==> design/flow/design.v <==
module decoder(
	input  [15:0] in1,
	input  [15:0] in2,
	input  [15:0] in3,
	input  [4:0] funct5,
	output reg [15:0] out1,
	output reg [15:0] out2,
	output reg [15:0] out3
);
	always @(*) begin
		case(funct5)
			5'b00000,5'b00001 : begin
				out1 <= in1;
				out2 <= 16'b0011111110000000;
				out3 <= in2;
			end
			5'b00010 : begin
				out1 <= in1;
				out2 <= in2;
				out3 <= 0;
			end
			5'b00100,5'b00101 : begin
				out1 <= in1;
				out2 <= in2;
				out3 <= in3;
			end
			default : begin
				out1 <= 0;
				out2 <= 0;
				out3 <= 0;
			end
		endcase
	end
endmodule
module mux_funct5(
	input [15:0] mult_add_sub,
	input [15:0] macc,
	input [4:0] funct5,
	output reg [15:0] result
);
  	always @(*) begin
		case(funct5)
			5'b00000,5'b00001,5'b00010,5'b00101,5'b00100 : result <= mult_add_sub;
			5'b00111 : result <= macc;
			default : result <= {16{1'b0}};
		endcase
  	end
endmodule
module bf16_fmadd_fmsub(
    input wire clk,
    input wire reset,
    input wire [15:0] in1,
    input wire [15:0] in2,
    input wire [15:0] in3,
    input wire [4:0] funct5,
    output reg [15:0] result
);
    reg [15:0] p1_reg_in3;
    reg [4:0] p1_reg_funct5;
    reg [31:0] p1_reg_exp_rm;
    reg [7:0] p1_reg_alu_in1;
    reg [7:0] p1_reg_alu_in2;
    reg p1_reg_s_rm;
    reg exc_flag;
    reg [15:0] exc_res;
    reg [31:0] exp_1;   
    reg [31:0] exp_2;   
    reg [7:0] alu_in1;   
    reg [7:0] alu_in2;   
    reg s_rm;   
    reg [15:0] p1_reg_exc_res;
    reg p1_reg_exc_flag; 
    reg [15:0] p2_reg_alu_rm;
    reg [31:0] p2_reg_exp_rm;
    reg p2_reg_s_rm;
    reg [15:0] p2_reg_exc_res;
    reg [15:0] p2_reg_in3;
    reg [4:0] p2_reg_funct5;
    reg p2_reg_exc_flag;
    reg signed [17:0] p3_reg_alu_m;
    reg signed [17:0] p3_reg_alu_m_shifted;
    reg signed [17:0] p3_reg_alu_in3;
    reg signed [17:0] p3_reg_alu_in3_shifted;
    reg signed [31:0] p3_reg_exp_3;
    reg signed [31:0] p3_reg_exp_m;
    reg p3_reg_s_m;
    reg p3_reg_s_in3;
    reg [15:0] p3_reg_exc_res;
    reg p3_reg_exc_flag;
    reg [4:0] p3_reg_funct5;
    reg signed [31:0] exp_s1;
    reg signed [31:0] exp_s2;
    reg signed [9:0] exp_rm_signed;
    reg signed [31:0] exp_m;   
    reg signed [31:0] exp_3;   
    reg signed [31:0] exp_r;   
    reg signed [17:0] alu_m;   
    reg signed [17:0] alu_in3;   
    reg signed [17:0] alu_m_shifted;   
    reg signed [17:0] alu_in3_shifted;   
    reg s_m;   
    reg s_in3;   
    reg [15:0] p4_reg_exc_res;
    reg p4_reg_exc_flag;
    reg [4:0] p4_reg_funct5;
    reg signed [31:0] p4_reg_exp_r;  
    reg signed [17:0] v_alu_m;
    reg signed [17:0] v_alu_in3;
    reg signed [17:0] p4_reg_alu_m;
    reg signed [17:0] p4_reg_alu_in3;
    reg signed [31:0] p5_reg_exp_r;
    reg [15:0] p5_reg_exc_res;
    reg p5_reg_exc_flag;
    reg signed [17:0] alu_r;
    reg s_r;  
    reg cancel_flag;  
    reg p5_reg_s_r;
    reg p5_reg_cancel_flag;
    reg [17:0] p5_reg_alu_r;
    reg p6_reg_exc_flag;
    reg p6_reg_s_r;
    reg p6_reg_cancel_flag;
    reg [15:0] p6_reg_exc_res;
    reg [17:0] p5_alu_r;
    reg [31:0] p5_exp_r;
    reg [17:0] p6_reg_alu_r;
    reg [31:0] p6_reg_exp_r;
    reg [17:0] p6_alu_r;
    reg [31:0] p6_exp_r;
    always @ (posedge clk) begin
        if (reset == 0) begin
            p1_reg_exp_rm <= 0;
            p1_reg_in3 <= 0;
            p1_reg_funct5 <= 0;
            p1_reg_alu_in1 <= 0;
            p1_reg_alu_in2 <= 0;
            p1_reg_s_rm <= 0;
            p1_reg_exc_flag <= 1;
            p1_reg_exc_res <= 0;
            p2_reg_alu_rm <= 0;
            p2_reg_exp_rm <= 0;
            p2_reg_s_rm <= 0;
            p2_reg_exc_res <= 0;
            p2_reg_in3 <= 0;
            p2_reg_funct5 <= 0;
            p2_reg_exc_flag <= 1;
            p3_reg_alu_m <= 0;
            p3_reg_alu_m_shifted <= 0;
            p3_reg_alu_in3 <= 0;
            p3_reg_alu_in3_shifted <= 0;
            p3_reg_exp_3 <= 0;
            p3_reg_exp_m <= 0;
            p3_reg_s_m <= 0;
            p3_reg_s_in3 <= 0;
            p3_reg_exc_res <= 0;
            p3_reg_exc_flag <= 1;
            p3_reg_funct5 <= 0;
            p4_reg_funct5 <= 0;
            p4_reg_exp_r <= 0;
            p4_reg_exc_res <= 0;
            p4_reg_exc_flag <= 1;
            p4_reg_alu_m <= 0;
            p4_reg_alu_in3 <= 0;
            p5_reg_exp_r <= 0;
            p5_reg_exc_res <= 0;
            p5_reg_exc_flag <= 1'b1;
            p5_reg_alu_r <= 0;
            p5_reg_s_r <= 0;
            p5_reg_cancel_flag <= 0;
            p6_reg_exc_flag <= 1;
            p6_reg_s_r <= 0;
            p6_reg_cancel_flag <= 0;
            p6_reg_exc_res <= 0;
            p6_reg_alu_r <= 0;
            p6_reg_exp_r <= 0;
        end else begin
            p1_reg_exp_rm <= (exp_1 + exp_2) - 127;  
            p1_reg_in3 <= in3;
            p1_reg_funct5 <= funct5;
            p1_reg_alu_in1 <= alu_in1;
            p1_reg_alu_in2 <= alu_in2;
            p1_reg_s_rm <= s_rm;
            p1_reg_exc_flag <= 1;
            p1_reg_exc_res <= 0;
            p1_reg_exc_flag <= exc_flag;
            p1_reg_exc_res <= exc_res;
            p2_reg_alu_rm <= p1_reg_alu_in1 * p1_reg_alu_in2;  
            p2_reg_exp_rm <= p1_reg_exp_rm;
            p2_reg_s_rm <= p1_reg_s_rm;
            p2_reg_exc_res <= p1_reg_exc_res;
            p2_reg_in3 <= p1_reg_in3;
            p2_reg_funct5 <= p1_reg_funct5;
            p2_reg_exc_flag <= p1_reg_exc_flag;
            p3_reg_alu_m <= alu_m;
            p3_reg_alu_m_shifted <= alu_m_shifted;
            p3_reg_alu_in3 <= alu_in3;
            p3_reg_alu_in3_shifted <= alu_in3_shifted;
            p3_reg_exp_3 <= exp_3;
            p3_reg_exp_m <= exp_m;
            p3_reg_s_m <= s_m;
            p3_reg_s_in3 <= s_in3;
            p3_reg_exc_res <= p2_reg_exc_res;
            p3_reg_exc_flag <= p2_reg_exc_flag;
            p3_reg_funct5 <= p2_reg_funct5;
            p4_reg_funct5 <= p3_reg_funct5;
            p4_reg_exp_r <= exp_r;
            p4_reg_exc_res <= p3_reg_exc_res;
            p4_reg_exc_flag <= p3_reg_exc_flag;
            p4_reg_alu_m <= v_alu_m;
            p4_reg_alu_in3 <= v_alu_in3;
            p5_reg_exp_r <= p4_reg_exp_r;
            p5_reg_exc_res <= p4_reg_exc_res;
            p5_reg_exc_flag <= p4_reg_exc_flag;
            p5_reg_alu_r <= alu_r;
            p5_reg_s_r <= s_r;
            p5_reg_cancel_flag <= cancel_flag;
            p6_reg_exc_flag <= p5_reg_exc_flag;
            p6_reg_s_r <= p5_reg_s_r;
            p6_reg_cancel_flag <= p5_reg_cancel_flag;
            p6_reg_exc_res <= p5_reg_exc_res;
            p6_reg_alu_r <= p5_alu_r;
            p6_reg_exp_r <= p5_exp_r;
        end
    end
    always @(*) begin
        if ((in1[14:7] == 0) || (in2[14:7] == 0)) begin
            exp_1 <= 0;
            exp_2 <= 127;
            alu_in1 <= 0;
            alu_in2 <= 0;
            s_rm <= 0;
        end else begin
            exp_1 <= in1[14:7];
            exp_2 <= in2[14:7];
            alu_in1 <= {1'b1,in1[6:0]};
            alu_in2 <= {1'b1,in2[6:0]};
            s_rm <= in1[15] ^ in2[15];
        end
    end
    always @(*) begin
        exc_flag = 1;
        exc_res = 16'b0000000000000000;
        if ((exp_1 == 255) || (exp_2 == 255) || (in3[14:7] == 8'b11111111)) begin
            if ((in1[6:0] != 0) && (exp_1 == 255)) begin
                exc_res = in1;
            end else if ((in2[6:0] != 0) && (exp_2 == 255)) begin
                exc_res = in2;
            end else if ((in3[6:0] != 0) && (in3[14:7] == 8'b11111111)) begin
                exc_res = in3;
            end else begin
                if (exp_1 == 255) begin
                    exc_res = in1;
                end else if (exp_2 == 255) begin
                    exc_res = in2;
                end else begin
                    exc_res = in3;
                end
            end
        end else begin
            exc_flag = 0;
        end
    end
    always @(*) begin
        exp_3 <= p2_reg_in3[14:7];
        exp_m <= p2_reg_exp_rm;
        exp_rm_signed = p2_reg_exp_rm;
        exp_s1 = ({2'b00,p2_reg_in3[14:7]}) - exp_rm_signed;
        exp_s2 = exp_rm_signed - ({2'b00,p2_reg_in3[14:7]});
        if (p2_reg_in3[14:7] == 0) begin
            alu_in3 <= 0;
            alu_in3_shifted <= 0;
            s_in3 <= 0;
        end else begin
            alu_in3 <= {4'b0001,p2_reg_in3[6:0],7'b0000000};
            alu_in3_shifted <= ({4'b0001,p2_reg_in3[6:0],7'b0000000}) >>> exp_s2;
            s_in3 <= p2_reg_in3[15];
        end
        if (p2_reg_alu_rm == 0) begin
            alu_m <= 0;
            alu_m_shifted <= 0;
            s_m <= 0;
        end else begin
            alu_m <= {2'b00,p2_reg_alu_rm};
            alu_m_shifted <= ({2'b00,p2_reg_alu_rm}) >>> exp_s1;
            s_m <= p2_reg_s_rm;
        end
    end
    always @(*) begin
        v_alu_m = p3_reg_alu_m;
        v_alu_in3 = p3_reg_alu_in3;
        if (p3_reg_exp_m >= p3_reg_exp_3) begin
            v_alu_in3 = p3_reg_alu_in3_shifted;
            exp_r <= p3_reg_exp_m;
        end else begin
            v_alu_m = p3_reg_alu_m_shifted;
            exp_r <= p3_reg_exp_3;
        end
        if (p3_reg_s_m == 1) begin
            v_alu_m =  -(v_alu_m);
        end else begin
            v_alu_m = v_alu_m;
        end
        if (p3_reg_s_in3 == 1) begin
            v_alu_in3 =  -(v_alu_in3);
        end else begin
            v_alu_in3 = v_alu_in3;
        end
    end
    always @(*) begin
        case (p4_reg_funct5)
            5'b00100, 5'b00000, 5'b00010 : begin
                alu_r = p4_reg_alu_m + p4_reg_alu_in3;
            end
            5'b00101,5'b00001 : begin
                alu_r = p4_reg_alu_m - p4_reg_alu_in3;
            end
            default : begin
              alu_r = 0;
            end
        endcase
        if (alu_r == 0) begin
           cancel_flag = 1;
        end else begin
           cancel_flag = 0;
        end
        s_r = 0;
        if (alu_r < 0) begin
            s_r = 1;
            alu_r = -(alu_r);
        end
    end
    always @(*) begin
        p5_alu_r = p5_reg_alu_r;
        p5_exp_r = p5_reg_exp_r;
        if (p5_alu_r[16] == 1) begin
            p5_exp_r = p5_exp_r + 2;
            p5_alu_r = p5_alu_r >> 2;
        end else if (p5_alu_r[15] == 1) begin
            p5_exp_r = p5_exp_r + 1;
            p5_alu_r = p5_alu_r >> 1;
        end else if (p5_alu_r[14] == 1) begin
           p5_alu_r = p5_alu_r << 0;
        end else if (p5_alu_r[13] == 1) begin
            p5_exp_r = p5_exp_r - 1;
            p5_alu_r = p5_alu_r << 1;
        end else if (p5_alu_r[12] == 1) begin
            p5_exp_r = p5_exp_r - 2;
            p5_alu_r = p5_alu_r << 2;
        end else if (p5_alu_r[11] == 1) begin
            p5_exp_r = p5_exp_r - 3;
            p5_alu_r = p5_alu_r << 3;
        end else if (p5_alu_r[10] == 1) begin
            p5_exp_r = p5_exp_r - 4;
            p5_alu_r = p5_alu_r << 4;
        end else if (p5_alu_r[9] == 1) begin
            p5_exp_r = p5_exp_r - 5;
            p5_alu_r = p5_alu_r << 5;
        end else if (p5_alu_r[8] == 1) begin
            p5_exp_r = p5_exp_r - 6;
            p5_alu_r = p5_alu_r << 6;
        end else if (p5_alu_r[7] == 1) begin
            p5_exp_r = p5_exp_r - 7;
            p5_alu_r = p5_alu_r << 7;
        end else if (p5_alu_r[6] == 1) begin
            p5_exp_r = p5_exp_r - 7;
            p5_alu_r = p5_alu_r << 8;
        end else if (p5_alu_r[5] == 1) begin
            p5_exp_r = p5_exp_r - 7;
            p5_alu_r = p5_alu_r << 9;
        end else if (p5_alu_r[4] == 1) begin
            p5_exp_r = p5_exp_r - 7;
            p5_alu_r = p5_alu_r << 10;
        end else if (p5_alu_r[3] == 1) begin
            p5_exp_r = p5_exp_r - 7;
            p5_alu_r = p5_alu_r << 11;
        end else if (p5_alu_r[2] == 1) begin
            p5_exp_r = p5_exp_r - 7;
            p5_alu_r = p5_alu_r << 12;
        end else if (p5_alu_r[1] == 1) begin
            p5_exp_r = p5_exp_r - 7;
            p5_alu_r = p5_alu_r << 13;
        end else if (p5_alu_r[0] == 1) begin
            p5_exp_r = p5_exp_r - 7;
            p5_alu_r = p5_alu_r << 14;
        end
    end
    always @(*) begin
        p6_alu_r = p6_reg_alu_r;
        p6_exp_r = p6_reg_exp_r;
        if (p6_alu_r[6] == 1) begin
            p6_alu_r[13:7] = (p6_alu_r[13:7]) + 1;
            if (p6_alu_r[13:7] == 0) begin
                p6_exp_r = p6_exp_r + 1;
            end
        end
        if (p6_reg_exc_flag == 1) begin
           result <= p6_reg_exc_res;
        end else if (p6_reg_cancel_flag == 1) begin
           result <= 0;
        end else if ((p6_exp_r >= 255) && (p6_reg_s_r == 0)) begin
           result <= 16'b0111111110000000;  
        end else if ((p6_exp_r >= 255) && (p6_reg_s_r == 1)) begin
           result <= 16'b1111111110000000;  
        end else if (p6_exp_r <= 0) begin
            result <= 16'b0000000000000000;  
        end else begin
            result[15] <= p6_reg_s_r;
            result[14:7] <= p6_exp_r;
            result[6:0] <= p6_alu_r[13:7];
        end
    end
endmodule
module bf16_mult_leaf
# (parameter G = 6) (
    input clk,
    input reset,
    input [15:0] in1,  
    input [15:0] in2,  
    output wire [G + 15:0] out_alu_m,  
    output reg [31:0] out_exp_m,  
    output reg out_s_m,  
    output reg out_exc_flag,  
    output reg out_err_code  
);
    reg [31:0] p1_reg_exp_m;
    reg [7:0] p1_reg_alu_in1;
    reg [7:0] p1_reg_alu_in2;
    reg p1_reg_s_m;
    reg p1_reg_exc_flag;
    reg p1_reg_err_code;
    reg [31:0] exp_1;
    reg [31:0] exp_2;
    reg [7:0] alu_in1;
    reg [7:0] alu_in2;
    reg s_m;   
    reg exc_flag;
    reg err_code;
    wire [G-1:0] guard;
    reg [15:0] s_alu_m;
    assign guard = 0;
    always @(*) begin
        if ((in1[14:7] == 0) || (in2[14:7] == 0)) begin
            exp_1 <= 0;
            exp_2 <= 0;
            alu_in1 <= 0;
            alu_in2 <= 0;
            s_m <= 0;
        end else begin
            exp_1 <= in1[14:7];
            exp_2 <= in2[14:7];
            alu_in1 <= {1'b1,in1[6:0]};
            alu_in2 <= {1'b1,in2[6:0]};
            s_m <= in1[15] ^ in2[15];
        end
    end
  always @(*) begin 
      exc_flag = 1;
      err_code = 0;
      if ((exp_1 == 255) || (exp_2 == 255)) begin
          if (in1[6:0] != 0 && exp_1 == 255 || in2[6:0] != 0 && exp_2 == 255) begin
              err_code = 1;
          end else begin
              err_code = 0;
          end
      end else begin
          exc_flag = 0;
      end
  end
  always @(posedge clk) begin
      if (reset == 0) begin
          p1_reg_exp_m <= 0;
          p1_reg_alu_in1 <= 0;
          p1_reg_alu_in2 <= 0;
          p1_reg_s_m <= 0;
          p1_reg_exc_flag <= 1;
          p1_reg_err_code <= 0;
          s_alu_m <= 0;
          out_exp_m <= 0;
          out_s_m <= 0;
          out_err_code <= 0;
          out_exc_flag <= 1;
      end else begin
          p1_reg_exp_m <= exp_1 + exp_2;  
          p1_reg_alu_in1 <= alu_in1;
          p1_reg_alu_in2 <= alu_in2;
          p1_reg_s_m <= s_m;
          p1_reg_exc_flag <= exc_flag;
          p1_reg_err_code <= err_code;
          s_alu_m <= p1_reg_alu_in1 * p1_reg_alu_in2;
          out_exp_m <= p1_reg_exp_m;
          out_s_m <= p1_reg_s_m;
          out_err_code <= p1_reg_err_code;
          out_exc_flag <= p1_reg_exc_flag;
      end
  end
  assign out_alu_m = {guard, s_alu_m};
endmodule
module bf16_add_branch
# (parameter G = 6) (
    input clk,
    input reset,
    input [G + 15:0] in1,
    input [31:0] exp_1,
    input s_in1,
    input exc_flag_1,
    input err_code_1,
    input [G + 15:0] in2,
    input [31:0] exp_2,
    input s_in2,
    input exc_flag_2,
    input err_code_2,
    output reg [G + 15:0] out_alu_r,
    output reg [31:0] out_exp_r,
    output reg out_s_r,
    output reg out_exc_flag,
    output reg out_err_code
);
    reg signed [G + 15:0] p1_reg_alu_in2;
    reg signed [G + 15:0] p1_reg_alu_in2_shifted;
    reg signed [G + 15:0] p1_reg_alu_in1;
    reg signed [G + 15:0] p1_reg_alu_in1_shifted;
    reg signed [31:0] p1_reg_exp_1;
    reg signed [31:0] p1_reg_exp_2;
    reg p1_reg_s_in2;
    reg p1_reg_s_in1;
    reg p1_reg_exc_flag;
    reg p1_reg_err_code;  
    reg signed [31:0] p2_reg_exp_r;
    reg p2_reg_exc_flag;
    reg p2_reg_err_code;
    reg signed [G + 15:0] p2_reg_alu_in1;
    reg signed [G + 15:0] p2_reg_alu_in2;
    reg signed [G + 15:0] v_alu_in1;
    reg signed [G + 15:0] v_alu_in2;
    reg signed [G + 15:0] alu_r;
    reg s_r;
    reg signed [31:0] exp_r;
    reg signed [G + 15:0] alu_in1;
    reg signed [G + 15:0] alu_in1_shifted;
    reg signed [G + 15:0] alu_in2;
    reg signed [G + 15:0] alu_in2_shifted;
    reg exc_flag;
    reg err_code;
    wire [G - 1:0] guard;  
    assign guard = 0;
    always @(*) begin
        if (exc_flag_1 == 1 || exc_flag_2 == 1) begin
            exc_flag <= 1;
            err_code <= err_code_1 | err_code_2;
        end else begin
            exc_flag <= 0;
            err_code <= 0;
        end
    end
    always @(*) begin: S1
        reg signed [31:0] exp_s1;
        reg signed [31:0] exp_s2;
        if ((exp_1 - exp_2) < 0) begin
           exp_s1 =  -(exp_1 - exp_2);
        end else begin
           exp_s1 = exp_1 - exp_2;
        end
        if ((exp_2 - exp_1) < 0) begin
            exp_s2 =  -(exp_2 - exp_1);
        end else begin
            exp_s2 = exp_2 - exp_1;
        end
        alu_in1 <= in1;
        alu_in1_shifted <= (in1) >>> exp_s2;
        alu_in2 <= in2;
        alu_in2_shifted <= (in2) >>> exp_s1;
    end
    always @(*) begin: S2
        v_alu_in1 = p1_reg_alu_in1;
        v_alu_in2 = p1_reg_alu_in2;
        if (p1_reg_exp_2 >= p1_reg_exp_1) begin
            v_alu_in1 = p1_reg_alu_in1_shifted;
            exp_r <= p1_reg_exp_2;
        end else begin
            v_alu_in2 = p1_reg_alu_in2_shifted;
            exp_r <= p1_reg_exp_1;
        end
        if (p1_reg_s_in1 == 1) begin
            v_alu_in1 =  -(v_alu_in1);
        end else begin
            v_alu_in1 = v_alu_in1;
        end
        if (p1_reg_s_in2 == 1) begin
            v_alu_in2 =  -(v_alu_in2);
        end else begin
            v_alu_in2 = v_alu_in2;
        end
    end
    always @(*) begin: S3
        reg signed [31:0] v_exp;
        v_exp = p2_reg_exp_r;
        alu_r = p2_reg_alu_in2 + p2_reg_alu_in1;
        s_r = 0;
        if (alu_r < 0) begin
            s_r = 1;
            alu_r =  -(alu_r);
        end
    end
    always @(posedge clk) begin
        if (reset == 0) begin
            p1_reg_alu_in2 <= 0;
            p1_reg_alu_in2_shifted <= 0;
            p1_reg_alu_in1 <= 0;
            p1_reg_alu_in1_shifted <= 0;
            p1_reg_exp_1 <= 0;
            p1_reg_exp_2 <= 0;
            p1_reg_s_in2 <= 0;
            p1_reg_s_in1 <= 0;
            p1_reg_exc_flag <= 1;
            p1_reg_err_code <= 0;
            p2_reg_exp_r <= 0;
            p2_reg_exc_flag <= 1;
            p2_reg_err_code <= 0;
            p2_reg_alu_in1 <= 0;
            p2_reg_alu_in2 <= 0;
            out_exp_r <= 0;
            out_exc_flag <= 1;
            out_err_code <= 0;
            out_alu_r <= 0;
            out_s_r <= 0;
        end else begin
            p1_reg_alu_in2 <= alu_in2;
            p1_reg_alu_in2_shifted <= alu_in2_shifted;
            p1_reg_alu_in1 <= alu_in1;
            p1_reg_alu_in1_shifted <= alu_in1_shifted;
            p1_reg_exp_1 <= exp_1;
            p1_reg_exp_2 <= exp_2;
            p1_reg_s_in2 <= s_in2;
            p1_reg_s_in1 <= s_in1;
            p1_reg_exc_flag <= exc_flag;
            p1_reg_err_code <= err_code;
            p2_reg_exp_r <= exp_r;
            p2_reg_exc_flag <= p1_reg_exc_flag;
            p2_reg_err_code <= p1_reg_err_code;
            p2_reg_alu_in1 <= v_alu_in1;
            p2_reg_alu_in2 <= v_alu_in2;
            out_exp_r <= p2_reg_exp_r;
            out_exc_flag <= p2_reg_exc_flag;
            out_err_code <= p2_reg_err_code;
            out_alu_r <= alu_r;
            out_s_r <= s_r;
        end
    end
endmodule
module bf16_add_root
# (parameter G = 6)(
    input clk,
    input reset,
    input [G + 15:0] in1,
    input [31:0] exp_1,
    input s_in1,
    input exc_flag_1,
    input err_code_1,
    input [G + 15:0] in2,
    input [31:0] exp_2,
    input s_in2,
    input exc_flag_2,
    input err_code_2,
    output reg [15:0] result
);
    reg signed [G + 15:0] p1_reg_alu_in2;
    reg signed [G + 15:0] p1_reg_alu_in2_shifted;
    reg signed [G + 15:0] p1_reg_alu_in1;
    reg signed [G + 15:0] p1_reg_alu_in1_shifted;
    reg signed [31:0] p1_reg_exp_1;
    reg signed [31:0] p1_reg_exp_2;
    reg p1_reg_s_in2;
    reg p1_reg_s_in1;
    reg p1_reg_exc_flag;
    reg p1_reg_err_code;  
    reg signed [31:0] p2_reg_exp_r;
    reg p2_reg_exc_flag;
    reg p2_reg_err_code;
    reg signed [G + 15:0] p2_reg_alu_in1;
    reg signed [G + 15:0] p2_reg_alu_in2; 
    reg signed [G + 15:0] v_alu_in1;
    reg signed [G + 15:0] v_alu_in2; 
    reg signed [31:0] p3_reg_exp_r;
    reg p3_reg_exc_flag;
    reg p3_reg_err_code;
    reg signed [G + 15:0] p3_reg_alu_r;
    reg p3_reg_s_r;
    reg p3_reg_cancel_flag;  
    reg p4_reg_exc_flag;
    reg p4_reg_err_code;
    reg signed [31:0] p4_reg_exp_r;
    reg signed [G + 15:0] p4_reg_alu_r;
    reg p4_reg_s_r;
    reg p4_reg_cancel_flag;
    reg signed [G + 15:0] alu_in1;
    reg signed [G + 15:0] alu_in1_shifted;
    reg signed [G + 15:0] alu_in2;
    reg signed [G + 15:0] alu_in2_shifted;
    reg exc_flag;
    reg err_code;
    wire [G - 1:0] guard;  
    reg signed [31:0] exp_r;
    reg signed [G + 15:0] alu_r;
    reg s_r;
    reg cancel_flag;
    reg signed [G + 15:0] v_alu_r;
    reg signed [31:0] v_exp_r;
    assign guard = 0;
    always @(*) begin
        if (exc_flag_1 == 1 || exc_flag_2 == 1) begin
            exc_flag <= 1;
            err_code <= err_code_1 | err_code_2;
        end else begin
            exc_flag <= 0;
            err_code <= 0;
        end
    end
  always @(*) begin: S1
      reg signed [31:0] exp_s1;
      reg signed [31:0] exp_s2;
      if((exp_1 - exp_2) < 0) begin
          exp_s1 =  -(exp_1 - exp_2);
      end else begin
          exp_s1 = exp_1 - exp_2;
      end
      if ((exp_2 - exp_1) < 0) begin
          exp_s2 =  -(exp_2 - exp_1);
      end else begin
          exp_s2 = exp_2 - exp_1;
      end
      alu_in1 <= in1;
      alu_in1_shifted <= (in1) >>> exp_s2;
      alu_in2 <= in2;
      alu_in2_shifted <= (in2) >>> exp_s1;
  end
    always @(*) begin : S2
        v_alu_in1 = p1_reg_alu_in1;
        v_alu_in2 = p1_reg_alu_in2;
        if ((p1_reg_exp_2 >= p1_reg_exp_1)) begin
            v_alu_in1 = p1_reg_alu_in1_shifted;
            exp_r <= p1_reg_exp_2;
        end else begin
            v_alu_in2 = p1_reg_alu_in2_shifted;
            exp_r <= p1_reg_exp_1;
        end
        if (p1_reg_s_in1 == 1) begin
            v_alu_in1 =  -(v_alu_in1);
        end else begin
            v_alu_in1 = v_alu_in1;
        end
        if (p1_reg_s_in2 == 1) begin
            v_alu_in2 =  -(v_alu_in2);
        end else begin
            v_alu_in2 = v_alu_in2;
        end
    end
    always @(*) begin: S3
        reg signed [31:0] v_exp;
        v_exp = p2_reg_exp_r;
        alu_r = p2_reg_alu_in2 + p2_reg_alu_in1;
        if (alu_r == {guard,16'b0000000000000000}) begin
            cancel_flag = 1;
        end else begin
            cancel_flag = 0;
        end
        s_r = 0;
        if (alu_r < 0) begin
            s_r = 1;
            alu_r =  -(alu_r);
        end
    end
    always @(*) begin
        v_alu_r = p3_reg_alu_r;
        v_exp_r = p3_reg_exp_r;
        if (v_alu_r[20] == 1) begin
            v_exp_r = v_exp_r + 6;
            v_alu_r = (v_alu_r) >> 6;
        end else if (v_alu_r[19] == 1) begin
            v_exp_r = v_exp_r + 5;
            v_alu_r = (v_alu_r) >> 5;
        end else if (v_alu_r[18] == 1) begin
            v_exp_r = v_exp_r + 4;
            v_alu_r = (v_alu_r) >> 4;
        end else if (v_alu_r[17] == 1) begin
            v_exp_r = v_exp_r + 3;
            v_alu_r = (v_alu_r) >> 3;
        end else if (v_alu_r[16] == 1) begin
            v_exp_r = v_exp_r + 2;
            v_alu_r = (v_alu_r) >> 2;
        end else if (v_alu_r[15] == 1) begin
            v_exp_r = v_exp_r + 1;
            v_alu_r = (v_alu_r) >> 1;
        end else if (v_alu_r[14] == 1) begin
            v_alu_r = (v_alu_r) << 0;
        end else if (v_alu_r[13] == 1) begin
            v_exp_r = v_exp_r - 1;
            v_alu_r = (v_alu_r) << 1;
        end else if (v_alu_r[12] == 1) begin
            v_exp_r = v_exp_r - 2;
            v_alu_r = (v_alu_r) << 2;
        end else if (v_alu_r[11] == 1) begin
            v_exp_r = v_exp_r - 3;
            v_alu_r = (v_alu_r) << 3;
        end else if (v_alu_r[10] == 1) begin
            v_exp_r = v_exp_r - 4;
            v_alu_r = (v_alu_r) << 4;
        end else if (v_alu_r[9] == 1) begin
            v_exp_r = v_exp_r - 5;
            v_alu_r = (v_alu_r) << 5;
        end else if (v_alu_r[8] == 1) begin
            v_exp_r = v_exp_r - 6;
            v_alu_r = (v_alu_r) << 6;
        end else if (v_alu_r[7] == 1) begin
            v_exp_r = v_exp_r - 7;
            v_alu_r = (v_alu_r) << 7;
        end else if (v_alu_r[6] == 1) begin
            v_exp_r = v_exp_r - 7;
            v_alu_r = (v_alu_r) << 8;
        end else if (v_alu_r[5] == 1) begin
            v_exp_r = v_exp_r - 7;
            v_alu_r = (v_alu_r) << 9;
        end else if (v_alu_r[4] == 1) begin
            v_exp_r = v_exp_r - 7;
            v_alu_r = (v_alu_r) << 10;
        end else if (v_alu_r[3] == 1) begin
            v_exp_r = v_exp_r - 7;
            v_alu_r = (v_alu_r) << 11;
        end else if (v_alu_r[2] == 1) begin
            v_exp_r = v_exp_r - 7;
            v_alu_r = (v_alu_r) << 12;
        end else if (v_alu_r[1] == 1) begin
            v_exp_r = v_exp_r - 7;
            v_alu_r = (v_alu_r) << 13;
        end else if (v_alu_r[0] == 1) begin
            v_exp_r = v_exp_r - 7;
            v_alu_r = (v_alu_r) << 14;
        end
    end
    always @(*) begin: S5
        reg signed [G + 15:0] v_alu_r;
        reg signed [31:0] v_exp_r;
        v_alu_r = p4_reg_alu_r;
        v_exp_r = p4_reg_exp_r;
        if (v_alu_r[6] == 1) begin
            v_alu_r[13:7] = v_alu_r[13:7] + 1;
            if(v_alu_r[13:7] == 0) begin
                v_exp_r = v_exp_r + 1;
            end
        end
        if (p4_reg_exc_flag == 1) begin
            if (p4_reg_err_code == 1) begin
                result <= {p4_reg_s_r,15'b111111110000001};  
            end else begin
                result <= {p4_reg_s_r,15'b111111110000000};  
            end
        end else if (p4_reg_cancel_flag == 1) begin
            result <= 0;
        end else if ((v_exp_r > 381) && p4_reg_s_r == 0) begin
            result <= 16'b0111111110000000;  
        end else if ((v_exp_r > 381) && p4_reg_s_r == 1) begin
            result <= 16'b1111111110000000;  
        end else if (v_exp_r < 128) begin
            result <= 16'b0000000000000000;  
        end else begin
            result[15] <= p4_reg_s_r;
            result[14:7] <= (v_exp_r) - 127;
            result[6:0] <= v_alu_r[13:7];
        end
    end
    always @(posedge clk) begin
        if (reset == 0) begin
            p1_reg_alu_in2 <= 0;
            p1_reg_alu_in2_shifted <= 0;
            p1_reg_alu_in1 <= 0;
            p1_reg_alu_in1_shifted <= 0;
            p1_reg_exp_1 <= 0;
            p1_reg_exp_2 <= 0;
            p1_reg_s_in2 <= 0;
            p1_reg_s_in1 <= 0;
            p1_reg_exc_flag <= 1;
            p1_reg_err_code <= 0;
            p2_reg_exp_r <= 0;
            p2_reg_exc_flag <= 1;
            p2_reg_err_code <= 0;
            p2_reg_alu_in1 <= 0;
            p2_reg_alu_in2 <= 0;
            p3_reg_exp_r <= 0;
            p3_reg_exc_flag <= 1;
            p3_reg_err_code <= 0;
            p3_reg_alu_r <= 0;
            p3_reg_s_r <= 0;
            p3_reg_cancel_flag <= 0;
            p4_reg_exc_flag <= 1;
            p4_reg_err_code <= 0;
            p4_reg_s_r <= 0;
            p4_reg_cancel_flag <= 0;
            p4_reg_alu_r <= 0;
            p4_reg_exp_r <= 0;
        end else begin
            p1_reg_alu_in2 <= alu_in2;
            p1_reg_alu_in2_shifted <= alu_in2_shifted;
            p1_reg_alu_in1 <= alu_in1;
            p1_reg_alu_in1_shifted <= alu_in1_shifted;
            p1_reg_exp_1 <= exp_1;
            p1_reg_exp_2 <= exp_2;
            p1_reg_s_in2 <= s_in2;
            p1_reg_s_in1 <= s_in1;
            p1_reg_exc_flag <= exc_flag;
            p1_reg_err_code <= err_code;
            p2_reg_exp_r <= exp_r;
            p2_reg_exc_flag <= p1_reg_exc_flag;
            p2_reg_err_code <= p1_reg_err_code;
            p2_reg_alu_in1 <= v_alu_in1;
            p2_reg_alu_in2 <= v_alu_in2;
            p3_reg_exp_r <= p2_reg_exp_r;
            p3_reg_exc_flag <= p2_reg_exc_flag;
            p3_reg_err_code <= p2_reg_err_code;
            p3_reg_alu_r <= alu_r;
            p3_reg_s_r <= s_r;
            p3_reg_cancel_flag <= cancel_flag;
            p4_reg_exc_flag <= p3_reg_exc_flag;
            p4_reg_err_code <= p3_reg_err_code;
            p4_reg_s_r <= p3_reg_s_r;
            p4_reg_cancel_flag <= p3_reg_cancel_flag;
            p4_reg_alu_r <= v_alu_r;
            p4_reg_exp_r <= v_exp_r;
        end
    end
endmodule
module bf16_SIMD_MACC
# (parameter G = 6) (
    input clk,
    input reset,
    input [15:0] in1,
    input [15:0] in2,
    input  [15:0] in3,
    input  [15:0] in4,
    input  [15:0] in5,
    input  [15:0] in6,
    input  [15:0] in7,
    input  [15:0] in8,
    input  [15:0] in9,
    input  [15:0] in10,
    input  [15:0] in11,
    input  [15:0] in12,
    input  [15:0] in13,
    input  [15:0] in14,
    input  [15:0] in15,
    input  [15:0] in16,
    input  [15:0] in17,
    input  [15:0] in18,
    output wire [15:0] result
);
    wire [G + 15:0] m1_alu_m;
    wire [31:0] m1_exp_m;
    wire m1_s_m;
    wire m1_exc_flag;
    wire m1_err_code;
    wire [G + 15:0] m2_alu_m;
    wire [31:0] m2_exp_m;
    wire m2_s_m;
    wire m2_exc_flag;
    wire m2_err_code;
    wire [G + 15:0] m3_alu_m;
    wire [31:0] m3_exp_m;
    wire m3_s_m;
    wire m3_exc_flag;
    wire m3_err_code;
    wire [G + 15:0] m4_alu_m;
    wire [31:0] m4_exp_m;
    wire m4_s_m;
    wire m4_exc_flag;
    wire m4_err_code;
    wire [G + 15:0] m5_alu_m;
    wire [31:0] m5_exp_m;
    wire m5_s_m;
    wire m5_exc_flag;
    wire m5_err_code;
    wire [G + 15:0] m6_alu_m;
    wire [31:0] m6_exp_m;
    wire m6_s_m;
    wire m6_exc_flag;
    wire m6_err_code;
    wire [G + 15:0] m7_alu_m;
    wire [31:0] m7_exp_m;
    wire m7_s_m;
    wire m7_exc_flag;
    wire m7_err_code;
    wire [G + 15:0] m8_alu_m;
    wire [31:0] m8_exp_m;
    wire m8_s_m;
    wire m8_exc_flag;
    wire m8_err_code;
    wire [G + 15:0] m9_alu_m;
    wire [31:0] m9_exp_m;
    wire m9_s_m;
    wire m9_exc_flag;
    wire m9_err_code;
    wire [G + 15:0] a1_alu_r;
    wire [31:0] a1_exp_r;
    wire a1_s_r;
    wire a1_exc_flag;
    wire a1_err_code;
    wire [G + 15:0] a2_alu_r;
    wire [31:0] a2_exp_r;
    wire a2_s_r;
    wire a2_exc_flag;
    wire a2_err_code;
    wire [G + 15:0] a3_alu_r;
    wire [31:0] a3_exp_r;
    wire a3_s_r;
    wire a3_exc_flag;
    wire a3_err_code;
    wire [G + 15:0] a4_alu_r;
    wire [31:0] a4_exp_r;
    wire a4_s_r;
    wire a4_exc_flag;
    wire a4_err_code;
    wire [G + 15:0] a5_alu_r;
    wire [31:0] a5_exp_r;
    wire a5_s_r;
    wire a5_exc_flag;
    wire a5_err_code;
    wire [G + 15:0] a6_alu_r;
    wire [31:0] a6_exp_r;
    wire a6_s_r;
    wire a6_exc_flag;
    wire a6_err_code;
    wire [G + 15:0] a7_alu_r;
    wire [31:0] a7_exp_r;
    wire a7_s_r;
    wire a7_exc_flag;
    wire a7_err_code;
    reg [15:0] p1_in17;
    reg [15:0] p1_in18;
    reg [15:0] p2_in17;
    reg [15:0] p2_in18;
    reg [15:0] p3_in17;
    reg [15:0] p3_in18;
    reg [15:0] p4_in17;
    reg [15:0] p4_in18;
    reg [15:0] p5_in17;
    reg [15:0] p5_in18;
    reg [15:0] p6_in17;
    reg [15:0] p6_in18;
    reg [15:0] p7_in17;
    reg [15:0] p7_in18;
    reg [15:0] p8_in17;
    reg [15:0] p8_in18;
    reg [15:0] p9_in17;
    reg [15:0] p9_in18;
    wire [15:0] in17_m;
    wire [15:0] in18_m;
    always @ (posedge clk) begin
        if (reset == 0) begin
            p1_in17 <= 0;
            p1_in18 <= 0;
            p2_in17 <= 0;
            p2_in18 <= 0;
            p3_in17 <= 0;
            p3_in18 <= 0;
            p4_in17 <= 0;
            p4_in18 <= 0;
            p5_in17 <= 0;
            p5_in18 <= 0;
            p6_in17 <= 0;
            p6_in18 <= 0;
            p7_in17 <= 0;
            p7_in18 <= 0;
            p8_in17 <= 0;
            p8_in18 <= 0;
            p9_in17 <= 0;
            p9_in18 <= 0;
        end else begin
            p1_in17 <= in17;
            p1_in18 <= in18;
            p2_in17 <= p1_in17;
            p2_in18 <= p1_in18;
            p3_in17 <= p2_in17;
            p3_in18 <= p2_in18;
            p4_in17 <= p3_in17;
            p4_in18 <= p3_in18;
            p5_in17 <= p4_in17;
            p5_in18 <= p4_in18;
            p6_in17 <= p5_in17;
            p6_in18 <= p5_in18;
            p7_in17 <= p6_in17;
            p7_in18 <= p6_in18;
            p8_in17 <= p7_in17;
            p8_in18 <= p7_in18;
            p9_in17 <= p8_in17;
            p9_in18 <= p8_in18;
        end
    end
    assign in17_m = p9_in17;
    assign in18_m = p9_in18;
    bf16_mult_leaf MULT1(
        .clk(clk),
        .reset(reset),
        .in1(in1),
        .in2(in2),
        .out_alu_m(m1_alu_m),
        .out_exp_m(m1_exp_m),
        .out_s_m(m1_s_m),
        .out_exc_flag(m1_exc_flag),
        .out_err_code(m1_err_code));
    bf16_mult_leaf MULT2(
        .clk(clk),
        .reset(reset),
        .in1(in3),
        .in2(in4),
        .out_alu_m(m2_alu_m),
        .out_exp_m(m2_exp_m),
        .out_s_m(m2_s_m),
        .out_exc_flag(m2_exc_flag),
        .out_err_code(m2_err_code));
    bf16_mult_leaf MULT3(
        .clk(clk),
        .reset(reset),
        .in1(in5),
        .in2(in6),
        .out_alu_m(m3_alu_m),
        .out_exp_m(m3_exp_m),
        .out_s_m(m3_s_m),
        .out_exc_flag(m3_exc_flag),
        .out_err_code(m3_err_code));
    bf16_mult_leaf MULT4(
        .clk(clk),
        .reset(reset),
        .in1(in7),
        .in2(in8),
        .out_alu_m(m4_alu_m),
        .out_exp_m(m4_exp_m),
        .out_s_m(m4_s_m),
        .out_exc_flag(m4_exc_flag),
        .out_err_code(m4_err_code));
    bf16_mult_leaf MULT5(
        .clk(clk),
        .reset(reset),
        .in1(in9),
        .in2(in10),
        .out_alu_m(m5_alu_m),
        .out_exp_m(m5_exp_m),
        .out_s_m(m5_s_m),
        .out_exc_flag(m5_exc_flag),
        .out_err_code(m5_err_code));
    bf16_mult_leaf MULT6(
        .clk(clk),
        .reset(reset),
        .in1(in11),
        .in2(in12),
        .out_alu_m(m6_alu_m),
        .out_exp_m(m6_exp_m),
        .out_s_m(m6_s_m),
        .out_exc_flag(m6_exc_flag),
        .out_err_code(m6_err_code));
    bf16_mult_leaf MULT7(
        .clk(clk),
        .reset(reset),
        .in1(in13),
        .in2(in14),
        .out_alu_m(m7_alu_m),
        .out_exp_m(m7_exp_m),
        .out_s_m(m7_s_m),
        .out_exc_flag(m7_exc_flag),
        .out_err_code(m7_err_code));
    bf16_mult_leaf MULT8(
        .clk(clk),
        .reset(reset),
        .in1(in15),
        .in2(in16),
        .out_alu_m(m8_alu_m),
        .out_exp_m(m8_exp_m),
        .out_s_m(m8_s_m),
        .out_exc_flag(m8_exc_flag),
        .out_err_code(m8_err_code));
    bf16_mult_leaf MULT9(
        .clk(clk),
        .reset(reset),
        .in1(in17_m),
        .in2(in18_m),
        .out_alu_m(m9_alu_m),
        .out_exp_m(m9_exp_m),
        .out_s_m(m9_s_m),
        .out_exc_flag(m9_exc_flag),
        .out_err_code(m9_err_code));
    bf16_add_branch ADD1(
        .clk(clk),
        .reset(reset),
        .in1(m1_alu_m),
        .exp_1(m1_exp_m),
        .s_in1(m1_s_m),
        .exc_flag_1(m1_exc_flag),
        .err_code_1(m1_err_code),
        .in2(m2_alu_m),
        .exp_2(m2_exp_m),
        .s_in2(m2_s_m),
        .exc_flag_2(m2_exc_flag),
        .err_code_2(m2_err_code),
        .out_alu_r(a1_alu_r),
        .out_exp_r(a1_exp_r),
        .out_s_r(a1_s_r),
        .out_exc_flag(a1_exc_flag),
        .out_err_code(a1_err_code));
    bf16_add_branch ADD2(
        .clk(clk),
        .reset(reset),
        .in1(m3_alu_m),
        .exp_1(m3_exp_m),
        .s_in1(m3_s_m),
        .exc_flag_1(m3_exc_flag),
        .err_code_1(m3_err_code),
        .in2(m4_alu_m),
        .exp_2(m4_exp_m),
        .s_in2(m4_s_m),
        .exc_flag_2(m4_exc_flag),
        .err_code_2(m4_err_code),
        .out_alu_r(a2_alu_r),
        .out_exp_r(a2_exp_r),
        .out_s_r(a2_s_r),
        .out_exc_flag(a2_exc_flag),
        .out_err_code(a2_err_code));
    bf16_add_branch ADD3(
        .clk(clk),
        .reset(reset),
        .in1(m5_alu_m),
        .exp_1(m5_exp_m),
        .s_in1(m5_s_m),
        .exc_flag_1(m5_exc_flag),
        .err_code_1(m5_err_code),
        .in2(m6_alu_m),
        .exp_2(m6_exp_m),
        .s_in2(m6_s_m),
        .exc_flag_2(m6_exc_flag),
        .err_code_2(m6_err_code),
        .out_alu_r(a3_alu_r),
        .out_exp_r(a3_exp_r),
        .out_s_r(a3_s_r),
        .out_exc_flag(a3_exc_flag),
        .out_err_code(a3_err_code));
    bf16_add_branch ADD4(
        .clk(clk),
        .reset(reset),
        .in1(m7_alu_m),
        .exp_1(m7_exp_m),
        .s_in1(m7_s_m),
        .exc_flag_1(m7_exc_flag),
        .err_code_1(m7_err_code),
        .in2(m8_alu_m),
        .exp_2(m8_exp_m),
        .s_in2(m8_s_m),
        .exc_flag_2(m8_exc_flag),
        .err_code_2(m8_err_code),
        .out_alu_r(a4_alu_r),
        .out_exp_r(a4_exp_r),
        .out_s_r(a4_s_r),
        .out_exc_flag(a4_exc_flag),
        .out_err_code(a4_err_code));
    bf16_add_branch ADD5(
        .clk(clk),
        .reset(reset),
        .in1(a1_alu_r),
        .exp_1(a1_exp_r),
        .s_in1(a1_s_r),
        .exc_flag_1(a1_exc_flag),
        .err_code_1(a1_err_code),
        .in2(a2_alu_r),
        .exp_2(a2_exp_r),
        .s_in2(a2_s_r),
        .exc_flag_2(a2_exc_flag),
        .err_code_2(a2_err_code),
        .out_alu_r(a5_alu_r),
        .out_exp_r(a5_exp_r),
        .out_s_r(a5_s_r),
        .out_exc_flag(a5_exc_flag),
        .out_err_code(a5_err_code));
    bf16_add_branch ADD6(
        .clk(clk),
        .reset(reset),
        .in1(a3_alu_r),
        .exp_1(a3_exp_r),
        .s_in1(a3_s_r),
        .exc_flag_1(a3_exc_flag),
        .err_code_1(a3_err_code),
        .in2(a4_alu_r),
        .exp_2(a4_exp_r),
        .s_in2(a4_s_r),
        .exc_flag_2(a4_exc_flag),
        .err_code_2(a4_err_code),
        .out_alu_r(a6_alu_r),
        .out_exp_r(a6_exp_r),
        .out_s_r(a6_s_r),
        .out_exc_flag(a6_exc_flag),
        .out_err_code(a6_err_code));
    bf16_add_branch ADD7(
        .clk(clk),
        .reset(reset),
        .in1(a5_alu_r),
        .exp_1(a5_exp_r),
        .s_in1(a5_s_r),
        .exc_flag_1(a5_exc_flag),
        .err_code_1(a5_err_code),
        .in2(a6_alu_r),
        .exp_2(a6_exp_r),
        .s_in2(a6_s_r),
        .exc_flag_2(a6_exc_flag),
        .err_code_2(a6_err_code),
        .out_alu_r(a7_alu_r),
        .out_exp_r(a7_exp_r),
        .out_s_r(a7_s_r),
        .out_exc_flag(a7_exc_flag),
        .out_err_code(a7_err_code));
    bf16_add_root ROOT(
        .clk(clk),
        .reset(reset),
        .in1(a7_alu_r),
        .exp_1(a7_exp_r),
        .s_in1(a7_s_r),
        .exc_flag_1(a7_exc_flag),
        .err_code_1(a7_err_code),
        .in2(m9_alu_m),
        .exp_2(m9_exp_m),
        .s_in2(m9_s_m),
        .exc_flag_2(m9_exc_flag),
        .err_code_2(m9_err_code),
        .result(result));
endmodule
module bf16_unit
# (parameter G = 6) (
    input  clk,
    input  reset,
    input  [15:0] in1,
    input  [15:0] in2,
    input  [15:0] in3,
    input  [15:0] in4,
    input  [15:0] in5,
    input  [15:0] in6,
    input  [15:0] in7,
    input  [15:0] in8,
    input  [15:0] in9,
    input  [15:0] in10,
    input  [15:0] in11,
    input  [15:0] in12,
    input  [15:0] in13,
    input  [15:0] in14,
    input  [15:0] in15,
    input  [15:0] in16,
    input  [15:0] in17,
    input  [15:0] in18,
    input  [4:0] funct5,
    output wire [15:0] result
);
    reg [4:0] p1_funct5;
    reg [4:0] p2_funct5;
    reg [4:0] p3_funct5;
    reg [4:0] p4_funct5;
    reg [4:0] p5_funct5;
    reg [4:0] p6_funct5;
    reg [4:0] p7_funct5;
    reg [4:0] p8_funct5;
    reg [4:0] p9_funct5;
    reg [4:0] p10_funct5;
    reg [4:0] p11_funct5;
    reg [4:0] p12_funct5;
    reg [4:0] p13_funct5;
    reg [4:0] p14_funct5;
    reg [4:0] p15_funct5;
    reg [15:0] p1_in1;
    reg [15:0] p1_in2;
    reg [15:0] p1_in3;
    reg [15:0] p2_in1;
    reg [15:0] p2_in2;
    reg [15:0] p2_in3;
    reg [15:0] p3_in1;
    reg [15:0] p3_in2;
    reg [15:0] p3_in3;
    reg [15:0] p4_in1;
    reg [15:0] p4_in2;
    reg [15:0] p4_in3;
    reg [15:0] p5_in1;
    reg [15:0] p5_in2;
    reg [15:0] p5_in3;
    reg [15:0] p6_in1;
    reg [15:0] p6_in2;
    reg [15:0] p6_in3;
    reg [15:0] p7_in1;
    reg [15:0] p7_in2;
    reg [15:0] p7_in3; 
    reg [15:0] p8_in1;
    reg [15:0] p8_in2;
    reg [15:0] p8_in3; 
    reg [15:0] p9_in1;
    reg [15:0] p9_in2;
    reg [15:0] p9_in3; 
    wire [15:0] mux_mult_add_sub;
    wire [15:0] mux_macc;
    wire [15:0] s_in1;
    wire [15:0] s_in2;
    wire [15:0] s_in3;
    bf16_SIMD_MACC bf16_SIMD(
      .clk(clk),
      .reset(reset),
      .in1(in1),
      .in2(in2),
      .in3(in3),
      .in4(in4),
      .in5(in5),
      .in6(in6),
      .in7(in7),
      .in8(in8),
      .in9(in9),
      .in10(in10),
      .in11(in11),
      .in12(in12),
      .in13(in13),
      .in14(in14),
      .in15(in15),
      .in16(in16),
      .in17(in17),
      .in18(in18),
      .result(mux_macc));
    decoder dec(
      .in1(p9_in1),
      .in2(p9_in2),
      .in3(p9_in3),
      .funct5(p9_funct5),
      .out1(s_in1),
      .out2(s_in2),
      .out3(s_in3));
    bf16_fmadd_fmsub fmadd_fmsub(
      .clk(clk),
      .reset(reset),
      .in1(s_in1),
      .in2(s_in2),
      .in3(s_in3),
      .funct5(p9_funct5),
      .result(mux_mult_add_sub));
    mux_funct5 mux(
      .mult_add_sub(mux_mult_add_sub),
      .macc(mux_macc),
      .funct5(p15_funct5),
      .result(result));
    always @(posedge clk) begin
        if (reset == 0) begin
            p1_funct5 <= 0;
            p2_funct5 <= 0;
            p3_funct5 <= 0;
            p4_funct5 <= 0;
            p5_funct5 <= 0;
            p6_funct5 <= 0;
            p7_funct5 <= 0;
            p8_funct5 <= 0;
            p9_funct5 <= 0;
            p10_funct5 <= 0;
            p11_funct5 <= 0;
            p12_funct5 <= 0;
            p13_funct5 <= 0;
            p14_funct5 <= 0;
            p15_funct5 <= 0;
            p1_in1 <= 0;
            p1_in2 <= 0;
            p1_in3 <= 0;
            p2_in1 <= 0;
            p2_in2 <= 0;
            p2_in3 <= 0;
            p3_in1 <= 0;
            p3_in2 <= 0;
            p3_in3 <= 0;
            p4_in1 <= 0;
            p4_in2 <= 0;
            p4_in3 <= 0;
            p5_in1 <= 0;
            p5_in2 <= 0;
            p5_in3 <= 0;
            p6_in1 <= 0;
            p6_in2 <= 0;
            p6_in3 <= 0;
            p7_in1 <= 0;
            p7_in2 <= 0;
            p7_in3 <= 0;
            p8_in1 <= 0;
            p8_in2 <= 0;
            p8_in3 <= 0;
            p9_in1 <= 0;
            p9_in2 <= 0;
            p9_in3 <= 0;
        end else begin
            p1_funct5 <= funct5;
            p2_funct5 <= p1_funct5;
            p3_funct5 <= p2_funct5;
            p4_funct5 <= p3_funct5;
            p5_funct5 <= p4_funct5;
            p6_funct5 <= p5_funct5;
            p7_funct5 <= p6_funct5;
            p8_funct5 <= p7_funct5;
            p9_funct5 <= p8_funct5;
            p10_funct5 <= p9_funct5;
            p11_funct5 <= p10_funct5;
            p12_funct5 <= p11_funct5;
            p13_funct5 <= p12_funct5;
            p14_funct5 <= p13_funct5;
            p15_funct5 <= p14_funct5;
            p1_in1 <= in1;
            p1_in2 <= in2;
            p1_in3 <= in3;
            p2_in1 <= p1_in1;
            p2_in2 <= p1_in2;
            p2_in3 <= p1_in3;
            p3_in1 <= p2_in1;
            p3_in2 <= p2_in2;
            p3_in3 <= p2_in3;
            p4_in1 <= p3_in1;
            p4_in2 <= p3_in2;
            p4_in3 <= p3_in3;
            p5_in1 <= p4_in1;
            p5_in2 <= p4_in2;
            p5_in3 <= p4_in3;
            p6_in1 <= p5_in1;
            p6_in2 <= p5_in2;
            p6_in3 <= p5_in3;
            p7_in1 <= p6_in1;
            p7_in2 <= p6_in2;
            p7_in3 <= p6_in3;
            p8_in1 <= p7_in1;
            p8_in2 <= p7_in2;
            p8_in3 <= p7_in3;
            p9_in1 <= p8_in1;
            p9_in2 <= p8_in2;
            p9_in3 <= p8_in3;
        end
    end
endmodule
==> design/flow/run.sh <==
#!/bin/bash
# the make line also repeats each setting of config.mk as NAME=value (left out here)
make -C /OpenROAD-flow-scripts/flow DESIGN_CONFIG=/design/flow/config.mk WORK_HOME=/design/flow/orfs CLKGATE_MAP_FILE= finish
==> design/flow/config.mk <==
export PLATFORM = sky130hd
export DESIGN_NAME = bf16_unit
export DESIGN_NICKNAME = bf16_unit
export VERILOG_FILES = /design/flow/design.v
export SDC_FILE = /design/flow/constraint.sdc
export NUM_CORES = 4
export LEC_CHECK = 0
export CAP_MARGIN = 20
export CORE_MARGIN = 2
export CORE_UTILIZATION = 66
export SLEW_MARGIN = 20
==> design/flow/constraint.sdc <==
create_clock -name core_clock -period 7.29 [get_ports {clk}]
set_input_delay 1.4580 -clock core_clock [delete_from_list [all_inputs] [get_ports {clk}]]
set_output_delay 1.4580 -clock core_clock [all_outputs]
set_load 0.01 [all_outputs]
==> results_slide.txt, run 1 <==
Key Metrics from the Run

Global route
  • Initial antenna violation count: 31
  • GR Util met1: 41.8%
  • Gr usage total: a little under a third
  • Gr busiest metal: met2
  • First-pass GRT wire length: about 650 mm
  • Largest net degree at the start of global routing: between 300 and 400
  • Met2 GRT Util: approximately 50%
  • Met3 GRT Util: 4.24%
  • GRT Residual Overflow: 0
  • Vias in the first global route: 121,000

Final layout
  • Post-layout nets: 20,300
  • Area growth, synth to finish: 10.0%
  • Fillcell total: between 15,000 and 20,000
  • Post-route cell area: 0.182 mm^2

Drt
  • DR pass1 iterations: 7
  • Routed WL: 406 mm
  • Routed Antenna Nets: 0
  • Post-route DRC: 0
  • Starting DRC count in detailed routing: 10,300
  • Routed vias: 128,000
  • DR WL/cell: 18.3 um
  • DR vias/cell: 5.73

Job
  • Tool warning count: 162
  • Max Cap Viol: 0

Synth
  • Synth Flop Type: dfxtp_1
  • Yosys chip area: approximately 0.17 mm^2
  • Complex Gates by Area: approximately an eighth
  • Syn Area/Cell: 8.83 um^2
  • Post-synthesis cell count: 18,800
  • Synthesized net count: 20,400
  • Seq/Total Area, Yosys: between 30% and 40%
  • Post-Synthesis Cell Area: 0.166 mm^2
  • Top logic family: simple AND/OR/NAND/NOR gates
  • MUX share of area: 5.32%
  • Top-area cell share: 38.9%
  • Post-synth ARST share: 0%
  • XORs/XNORs by Area: 4.27%
  • Synth area leader: dfxtp_1
  • Synthesized registers: 3,218
  • Top cells by area: dfxtp_1, and2_1, ha_1
  • Post-synth EDFFs: 0
  • Adder Share, Synth: 12.1%
  • Ys Warns: 8
  • Synth top cells by count: dfxtp_1, and2_1, nor2_1
  • Synth cell types: roughly 96
  • Yosys top cell by instances: dfxtp_1
  • Simple-Gate Area Share: 23.1%
  • # Cells Yosys: between 15,000 and 20,000

Setup path
  • Cell family with most CP delay: simple AND/OR/NAND/NOR gates
  • Critical Path AT: ~5.5 ns
  • Worst path bufs/invs: 1
  • Most frequent CP cell: nand4_1
  • CP endpoint: result[4]
  • CP max-delay cell: or4_1
  • Critical path depth in cells: 12
  • Crit start category: flop
  • Data required, critical path: ~6 ns
  • Beginning of the critical path: fmadd_fmsub.p6_reg_alu_r[7]
  • Reg-to-Reg Start: bf16_SIMD.MULT8.p1_reg_alu_in1[7]
  • Worst-path fanout max: 10
  • CP cell instances: ha_1 > nand2_1 > o31ai_1 > nand4_1 > or4_1 > o21ai_0 > a31o_2 > nand4_1 > a2111oi_4 > and4_1 > a221o_1 > clkdlybuf4s50_1
  • Crit path largest cell delay: 0.74 ns
  • Crit end category: output port
  • Reg2reg path depth: 15
  • WS Path Type: reg -> out
  • R2R setup slack: 2.30 ns
  • RR Endpoint: bf16_SIMD.MULT8.s_alu_m[15]

Placed design
  • Placer Congestion: 0.984
  • Port bufs: ~310
  • Dpl hpwl: 307 mm
  • Placed Area: 0.171 mm^2
  • Dpl ws: 1.18 ns

Floorplan
  • IO Pins: 311
  • Row count: 183
  • Chip area: roughly 0.26 mm^2
  • DIE WIDTH: 505 um
  • Fp_density: between 60% and 70%
  • Chip height: 505 um
  • Core area: 0.249 mm^2

Timing
  • Final setup viols: 0
  • Slew Limit Headroom: 23.9%
  • Final worst-path cycle share: 95.5%
  • Final Max-Slew Violation Tally: 0
  • Peak Freq: 144 MHz
  • Skew final: 0.0641 ns
  • Final worst slack: ~0.33 ns
  • Worst Tran Pin Value: between 1 and 1.5 ns
  • Min Tclk post-route: 6.96 ns
  • Setup TNS: 0 ns
  • Endpoints failing hold: 0
  • RSZ-0062 raised after global routing: no

Clock network
  • Clock transition at path regs: 0.06 ns
  • Clock Path Buffers: 4
  • Hold-fix buffers, CTS: 0
  • Clk root buf: clkbuf_16
  • Late-Pin Clk Latency: 0.99 ns
  • # clock sinks: 3,218
  • H-tree levels: 5
  • # Post-CTS Setup Buffers: 0
  • CTS tree: built
  • CTS buffer count: 339
  • PostCTS Resize Cnt: 0

Power and ir drop
  • Combinational Power Share: between 10% and 20%
  • Clock share of power: around two fifths
  • Clk. pwr: 17.4 mW
  • Seq pwr: 18.6 mW
  • Leakage: 78.3 nW
  • Top power consumer group: registers
  • Peak VDD IR: 0.000217 V
  • Pint: 30.8 mW
  • Logic power comb: 5.80 mW
  • P per Cell Area: roughly 230 mW/mm^2
  • Switching Share: 26.1%
  • Sequential share of power: 44.5%
  • Switch Pwr: 10.9 mW

Outcome
  • Status: complete, no violations

Min path
  • Min-delay src: fmadd_fmsub.p5_reg_exc_flag
  • Hold Path End: fmadd_fmsub.p6_reg_exc_flag
  • HP Class: reg -> reg
  • Hold Crit Depth: 1
## cell type report
cell class | count | area [um^2] | area share (%)
Multi-Input combinational cell | 13600 | 94300 | 51.7
Tap cell | 3330 | 4170 | 2.28
Sequential cell | 3218 | 64400 | 35.3
Antenna cell | 4 | 10.0 | 0.00549
Clock buffer | 449 | 9490 | 5.21
Timing Repair Buffer | 451 | 4260 | 2.34
Clock inverter | 134 | 1790 | 0.980
Inverter | 1050 | 3950 | 2.17
## per-stage QoR
step	utilization [%]	power, mW	hold WS [ns]	instances
final	73.2	41.7	0.405	22300
after global routing	73.2	43.4	0.408	22300
after floorplan	-	23.1	0.386	18800
after detailed placement	68.6	24.6	0.392	21700
after global placement	68.6	24.5	0.388	21700
after CTS	73.2	41.9	0.405	22200
## per-layer routing
| metal | share of wire (%) | vias to the layer above |
|---|---|---|
| met2 | 45 | 3745 |
| met4 | 4.9 | 4 |
| met5 | 0.0066 | - |
| met3 | 6.0 | 733 |
| li1 | - | 63500 |
| met1 | 44 | 59600 |
==> run 2: changes to the inputs <==
ABC_AREA = 1   (was unset)
CAP_MARGIN = 25   (was 20)
CELL_PAD_IN_SITES_DETAIL_PLACEMENT = 0   (was unset)
CELL_PAD_IN_SITES_GLOBAL_PLACEMENT = 2   (was unset)
CORE_ASPECT_RATIO = 1.08   (was unset)
CORE_MARGIN = 10   (was 2)
CORE_UTILIZATION = 51   (was 66)
CTS_CLUSTER_DIAMETER = 80   (was unset)
CTS_CLUSTER_SIZE = 22   (was unset)
GPL_ROUTABILITY_DRIVEN = 1   (was unset)
GPL_TIMING_DRIVEN = 0   (was unset)
HOLD_SLACK_MARGIN = 0.18   (was unset)
MAX_ROUTING_LAYER = met5   (was unset)
MIN_ROUTING_LAYER = met2   (was unset)
PLACE_DENSITY = 0.85   (was unset)
SLEW_MARGIN = 30   (was 20)
TNS_END_PERCENT = 75   (was unset)
clock period = 13.8 ns   (was 7.29 ns; I/O delays follow)
==> results_slide.txt, run 2 <==
Key Metrics from the Run

Synth
  • Synth area leader: dfxtp_1
  • Adder Share, Synth: 11.4% (-0.69 points)
  • Syn Area/Cell: 6.83 um^2 (-23%)
  • Seq/Total Area, Yosys: 36.6% (-2.2 points)
  • Top cells by area: dfxtp_1, nand2_1, inv_1
  • Yosys top cell by instances: nand2_1
  • Top logic family: simple AND/OR/NAND/NOR gates
  • Post-synth ARST share: 0% (unchanged)
  • XORs/XNORs by Area: 1.27% (-3.0 points)
  • Post-Synthesis Cell Area: 0.176 mm^2 (+6.0%)
  • Yosys chip area: 0.176 mm^2 (+6.0%)
  • Synthesized registers: 3,218 (unchanged)
  • Top-area cell share: 36.6% (-2.2 points)
  • Synthesized net count: 27,400 (+34%)
  • MUX share of area: 0.0626% (-5.3 points)
  • Simple-Gate Area Share: 27.4% (+4.3 points)
  • Post-synthesis cell count: 25,700 (+37%)
  • Post-synth EDFFs: 0 (unchanged)
  • Ys Warns: 8 (unchanged)
  • # Cells Yosys: 25,700 (+37%)
  • Synth Flop Type: dfxtp_1
  • Complex Gates by Area: 10.4% (-1.5 points)
  • Synth cell types: 80 (-17%)
  • Synth top cells by count: nand2_1, inv_1, dfxtp_1

Floorplan
  • Chip height: 630 um (+25%)
  • DIE WIDTH: 585 um (+16%)
  • Core area: 0.344 mm^2 (+38%)
  • Fp_density: 51.1% (-15 points)
  • Row count: 224 (+22%)
  • Chip area: 0.369 mm^2 (+44%)

Outcome
  • Fail Step: global placement without I/O
  • Tool error: [ERROR GPL-0301] Utilization 101.686 % exceeds 100%.
  • Status: aborted with a tool error
==> run 3: changes to the inputs <==
ABC_AREA = unset   (was 1)
CAP_MARGIN = 20   (was 25)
CELL_PAD_IN_SITES_DETAIL_PLACEMENT = unset   (was 0)
CELL_PAD_IN_SITES_GLOBAL_PLACEMENT = unset   (was 2)
CORE_ASPECT_RATIO = unset   (was 1.08)
CORE_MARGIN = 2   (was 10)
CORE_UTILIZATION = 40   (was 51)
CTS_CLUSTER_DIAMETER = unset   (was 80)
CTS_CLUSTER_SIZE = unset   (was 22)
GPL_ROUTABILITY_DRIVEN = unset   (was 1)
GPL_TIMING_DRIVEN = unset   (was 0)
HOLD_SLACK_MARGIN = unset   (was 0.18)
MAX_ROUTING_LAYER = unset   (was met5)
MIN_ROUTING_LAYER = unset   (was met2)
PLACE_DENSITY = 0.6   (was 0.85)
SLEW_MARGIN = 20   (was 30)
TNS_END_PERCENT = unset   (was 75)
clock period = 9.0 ns   (was 13.8 ns; I/O delays follow)
==> results_slide.txt, run 3 <==
Key Metrics from the Run

Power and ir drop
  • P per Cell Area: 185 mW/mm^2
  • Peak VDD IR: around 0.00015 V
  • Switch Pwr: between 9 and 10 mW
  • Combinational Power Share: 13.6%
  • Top power consumer group: registers
  • Logic power comb: around 4.7 mW
  • Pint: approximately 25 mW
  • Sequential share of power: 43.8%
  • Clk. pwr: 14.6 mW
  • Switching Share: 26.6%

Synth
  • Post-synth ARST share: 0% (unchanged)
  • Synth Flop Type: dfxtp_1
  • Syn Area/Cell: 8.83 um^2 (+29%)
  • Synthesized net count: 20,400 (-25%)
  • Post-Synthesis Cell Area: 0.166 mm^2 (-5.7%)
  • Top logic family: simple AND/OR/NAND/NOR gates
  • Yosys top cell by instances: dfxtp_1
  • Yosys chip area: 0.166 mm^2 (-5.7%)
  • Complex Gates by Area: 12.0% (+1.5 points)
  • Seq/Total Area, Yosys: 38.9% (+2.2 points)
  • Top-area cell share: 38.9% (+2.2 points)
  • Post-synthesis cell count: 18,800 (-27%)
  • Adder Share, Synth: 12.1% (+0.69 points)
  • Post-synth EDFFs: 0 (unchanged)
  • # Cells Yosys: 18,800 (-27%)
  • Ys Warns: 8 (unchanged)
  • XORs/XNORs by Area: 4.27% (+3.0 points)
  • Synth top cells by count: dfxtp_1, and2_1, nor2_1
  • Synthesized registers: 3,218 (unchanged)
  • Synth area leader: dfxtp_1
  • Top cells by area: dfxtp_1, and2_1, ha_1
  • Simple-Gate Area Share: 23.1% (-4.3 points)
  • Synth cell types: 96 (+20%)
  • MUX share of area: 5.32% (+5.3 points)

Timing
  • Final worst-path cycle share: 84.8%
  • Final Max-Slew Violation Tally: 0
  • Min Tclk post-route: 7.63 ns
  • Peak Freq: 131 MHz
  • Setup TNS: 0 ns
  • Worst Tran Pin Value: 1.12 ns
  • Final setup viols: 0
  • Endpoints failing hold: 0
  • Skew final: between 0.03 and 0.04 ns

Clock network
  • Clock Path Buffers: 4
  • CTS buffer count: 346
  • PostCTS Resize Cnt: 0
  • # clock sinks: approximately 3,200
  • Clock transition at path regs: 0.06 ns
  • CTS tree: built
  • Late-Pin Clk Latency: 0.95 ns
  • H-tree levels: 5
  • # Post-CTS Setup Buffers: 0
  • Hold-fix buffers, CTS: 0
  • Clk root buf: clkbuf_16

Setup path
  • Reg2reg path depth: 15
  • CP cell instances: ha_1 > nand2_1 > nor3_1 > o2111ai_1 > or4_1 > o21ai_0 > a31o_2 > nand4_1 > a2111oi_4 > a311oi_1 > a211o_1 > clkdlybuf4s50_1
  • Worst path bufs/invs: 1
  • Data required, critical path: approximately 7 ns
  • WS Path Type: reg -> out
  • Reg-to-Reg Start: bf16_SIMD.MULT8.p1_reg_alu_in1[7]
  • RR Endpoint: bf16_SIMD.MULT8.s_alu_m[15]
  • R2R setup slack: just under 4 ns
  • Critical Path AT: 5.83 ns
  • Crit path largest cell delay: 0.82 ns
  • CP endpoint: result[15]
  • Beginning of the critical path: fmadd_fmsub.p6_reg_alu_r[7]
  • Cell family with most CP delay: AND-OR/OR-AND gates
  • CP max-delay cell: or4_1
  • Crit end category: output port
  • Crit start category: flop

Drt
  • Routed WL: about 410 mm
  • DR WL/cell: 16.8 um
  • Post-route DRC: 0
  • DR pass1 iterations: 6
  • Routed Antenna Nets: 0
  • Routed vias: ~130k
  • Starting DRC count in detailed routing: 8,177

Global route
  • Gr usage total: 19.1%
  • Vias in the first global route: about 120k
  • Initial antenna violation count: approximately 40
  • First-pass GRT wire length: 661 mm

Min path
  • Hold Crit Depth: 1
  • Min-delay src: bf16_SIMD.ADD7.p2_reg_exc_flag
  • Hold Path End: bf16_SIMD.ADD7.out_exc_flag

Final layout
  • Fillcell total: 40,200
  • Post-route cell area: 0.186 mm^2
  • Area growth, synth to finish: 11.9%
  • Post-layout nets: 20,300

Floorplan
  • Fp_density: 40.2% (-11 points)
  • DIE WIDTH: 648 um (+11%)
  • IO Pins: 311
  • Chip height: 648 um (+2.8%)
  • Chip area: 0.420 mm^2 (+14%)
  • Core area: 0.413 mm^2 (+20%)
  • Row count: 236 (+5.4%)

Job
  • Max Cap Viol: 0
  • Tool warning count: 157

Placed design
  • Placer Congestion: approximately 0.90
  • Placed Area: 0.173 mm^2
  • Port bufs: 310
  • Dpl hpwl: 311 mm

Outcome
  • Status: complete, no violations
-- run 3: routing by layer --
metal  GRT usage, %  wire (um)
met2           30.9     181000
met5              0         41
met3           2.45      19700
met1           26.6     198000
met4           5.51      11600
-- run 3: stage by stage --
| stage | total power [mW] | worst slack, ns | cells | hold WS (ns) | util, % |
|---|---|---|---|---|---|
| 5_1_grt | 35.8 | 0.992 | 24400 | 0.421 | 44.9 |
| 3_5_place_dp | 19.9 | 2.03 | 23800 | 0.392 | 42.0 |
| 4_1_cts | 34.6 | 0.961 | 24400 | 0.406 | 44.9 |
| 2_1_floorplan | 18.7 | 3.91 | 18800 | 0.386 | - |
| 6_report | 34.2 | 1.37 | 24400 | 0.401 | 44.9 |
| 3_3_place_gp | 19.9 | 2.00 | 23800 | 0.388 | 42.0 |
-- run 3: area by class of cell --
type                            count  area, um^2  share of cell area [%]
Antenna cell                       10        25.0                  0.0135
Clock buffer                      472        9850                    5.31
Clock inverter                    154        2010                    1.09
Inverter                         1050        3950                    2.13
Multi-Input combinational cell  13600       94300                    50.8
Sequential cell                  3218       64400                    34.7
Tap cell                         5474        6850                    3.69
Timing Repair Buffer              430        4080                    2.20
Power figures rest on the tool's default switching activity, not on a simulated workload.
